Setup of JK:
## conv_engine
module conv_engine(
    input         clk,
    input         reset,
    input         en_ctrl,
    output [15:0] s_addr,
    output [15:0] w_addr,
    output [15:0] b_addr,
    input  [7:0]  signal,
    input  [7:0]  weight,
    input  [7:0]  bias,
    output [15:0] save_addr,
    output [7:0]  convout,
    output        en_write,
    output        finish
);
For scale: ~2,400 cells after synthesis, about 100 I/O pins.
clock: 2.05 ns
lec_check: 0
abc_area: 1
cap_margin: 20
core_margin: 2
core_utilization: 72
cts_cluster_diameter: 381
cts_cluster_size: 13
gpl_timing_driven: 1
place_density_lb_addon: 0.14
setup_slack_margin: 0.36
slew_margin: 10
tns_end_percent: 70
run.sh (not shown) runs the stock make flow with config.mk's settings and CLKGATE_MAP_FILE=.
JK did not make it past clock tree synthesis, where a tool error ended it.
The inputs of MS differ from those of JK as listed below.
- ABC_AREA no longer set, was 1
- CORE_UTILIZATION now 40, was 72
- TNS_END_PERCENT no longer set, was 70
- CTS_CLUSTER_DIAMETER no longer set, was 381
- PLACE_DENSITY_LB_ADDON no longer set, was 0.14
- CTS_CLUSTER_SIZE no longer set, was 13
- SETUP_SLACK_MARGIN no longer set, was 0.36
- SLEW_MARGIN now 20, was 10
- GPL_TIMING_DRIVEN no longer set, was 1
- the clock period (ns, I/O delays scaled along) now 10.0, was 2.05
==> comparison <==
Summary across MS and JK: the single failing run is JK. Higher and-or/or-and share of the synthesized area was reported by MS, not JK. Against JK, MS comes in 0.82 points higher on sequential cell area fraction in the yosys report. Between MS and JK, the count of cell types in the netlist is lower for JK. Higher placed instance count was reported by JK, not MS. Re die area: JK was lower than MS. Between JK and MS, the flow reports placed cell area decreasing by more than 10%. The area fraction in full adders, half adders and majority gates in MS was higher than what JK gave. MS against JK: area after synthesis down 660 um2; chip area estimate from yosys synthesis now smaller; area inside the core boundary rose by about 70%.
What AL does differently from MS at the input level:
- putting SETUP_SLACK_MARGIN at 2.27 where nothing was set
- putting TNS_END_PERCENT at 20 where nothing was set
- putting CORE_ASPECT_RATIO at 1.46 where nothing was set
- swapping 20 for 30 in CAP_MARGIN
- putting PLACE_DENSITY at 0.35 where nothing was set
- swapping 40 for 58 in CORE_UTILIZATION
- putting CTS_CLUSTER_SIZE at 49 where nothing was set
- putting CTS_CLUSTER_DIAMETER at 301 where nothing was set
- swapping 2 for 7 in CORE_MARGIN
### Flow results
- Every run in the comparison, MS and AL, completed the flow with a clean layout.
- Summary — worst-case setup margin in the final layout, AL relative to MS: higher, by 0.74 ns.
- Share of total power in combinational logic ended up 2.4 points higher on AL than on MS.
- AL: largest stage delay on the critical path lower than MS
- Reported for MS and AL, mapped cell area turned out identical to the last digit.
- Diff MS and AL: detailed-routing wirelength on met1 higher in MS
- Post-route core utilization, MS and AL, higher one = AL.
- The run showing the smaller area of the core is AL.
- Comparing MS and AL, the higher final design area excluding fillers was measured on MS.
- Summary: die area, AL better than MS
Changes in TR relative to AL:
- removing TNS_END_PERCENT (formerly 20)
- changing CAP_MARGIN from 30 to 20
- changing CORE_MARGIN from 7 to 2
- removing SETUP_SLACK_MARGIN (formerly 2.27)
- changing CORE_UTILIZATION from 58 to 44
- removing PLACE_DENSITY (formerly 0.35)
- removing CTS_CLUSTER_DIAMETER (formerly 301)
- removing CORE_ASPECT_RATIO (formerly 1.46)
- removing CTS_CLUSTER_SIZE (formerly 49)
- changing the clock period (ns, I/O delays scaled along) from 10.0 to 4.51
Results
Relative contribution of combinational cells to total power for TR: 14 points up relative to AL. Ran to the end and failed final checks on setup timing: TR. Taking AL as the reference point, the combinational group power of TR rises by about 300%. As far as cell count in the Yosys report goes, TR and AL are indistinguishable; the numbers are identical. AL → TR: total stage count of the critical path rose about 17%; post-synthesis adder-cell area fraction closely matched the old numbers; portion of the clock cycle consumed by the worst path in the final layout higher.
The inputs of PW differ from those of TR as listed below.
- CORE_UTILIZATION now 70, was 44
- CTS_CLUSTER_DIAMETER now 102, previously not set
- CAP_MARGIN now 0, was 20
- the clock period (ns, I/O delays scaled along) now 5.67, was 4.51
Findings:
- From the logs: PW reached the end of the flow and failed the layout checks with setup timing.
- Nothing crashed in TR and all stages finished; the problem is that the final layout failed, the offending checks being setup timing.
- Diff TR -> PW | hold slack | decrease of 0.0032 ns
- Relative to TR, the critical path depth measured on PW has decreased by a few percent.
- Per the comparison of PW with TR, insertion delay to the later sink of the worst-skew pair now sits lower, part of the cycle the worst path needs shows a reduction of 17 points, utilization went up by 27 points, design area fell by 11%, met1 usage went up by 9.5 points.
- Taking TR as the reference, in PW proportion of power drawn by the clock network now sits higher; post-route worst setup slack now sits higher; detailed-route wire length now sits higher; maximum ir drop on the vdd rail now sits lower.


Starting RTL as in the previous note.
// conv_engine
module conv_engine(
    input         clk,
    input         reset,
    input         en_ctrl,
    output [15:0] s_addr,
    output [15:0] w_addr,
    output [15:0] b_addr,
    input  [7:0]  signal,
    input  [7:0]  weight,
    input  [7:0]  bias,
    output [15:0] save_addr,
    output [7:0]  convout,
    output        en_write,
    output        finish
);
    wire s_convout, en_save, en_sum;
    wire en_mac, en_sat, en_mult_r;
    conv_ctrl groundctrl (
        .clk(clk),
        .reset(reset),
        .en_ctrl(en_ctrl),
        .s_addr(s_addr),
        .w_addr(w_addr),
        .b_addr(b_addr),
        .save_addr(save_addr),
        .en_sum(en_sum),
        .en_save(en_save),
        .en_write(en_write),
        .s_convout(s_convout),
        .en_sat(en_sat),
        .en_mac(en_mac),
        .en_mult_r(en_mult_r),
        .finish(finish)
    );
    convolve conv (
        .clk(clk),
        .reset(reset),
        .clken(en_mac),
        .s_convout(en_write),
        .en_sat(en_sat),
        .en_mult_r(en_mult_r),
        .bias(bias),
        .signal(signal),
        .weight(weight),
        .convout(convout)
    );
endmodule
clock: 10.0 ns
lec_check: 0
cap_margin: 30
core_aspect_ratio: 0.5
core_margin: 7
core_utilization: 56
cts_cluster_diameter: 301
cts_cluster_size: 49
place_density: 0.39
setup_slack_margin: -0.96
slew_margin: 20
tns_end_percent: 20
==> next run, changes <==
CAP_MARGIN = 20   (was 30)
CORE_ASPECT_RATIO = default   (was 0.5)
CORE_MARGIN = 2   (was 7)
CORE_UTILIZATION = 40   (was 56)
CTS_CLUSTER_DIAMETER = default   (was 301)
CTS_CLUSTER_SIZE = default   (was 49)
PLACE_DENSITY = default   (was 0.39)
SETUP_SLACK_MARGIN = default   (was -0.96)
TNS_END_PERCENT = default   (was 20)
clock period = 5.1 ns   (was 10.0 ns; I/O delays follow)
Outcome: With this change the flow completed and failed the layout checks on setup timing. Sequential share of layout area falls by 3.6 points. Total power rises to 2.8 times its value. Utilization drops by 8.7 points. Cell area goes up by about 22%. Setup slack gets worse by 2600 ps.
Power and IR drop assume default switching activity.
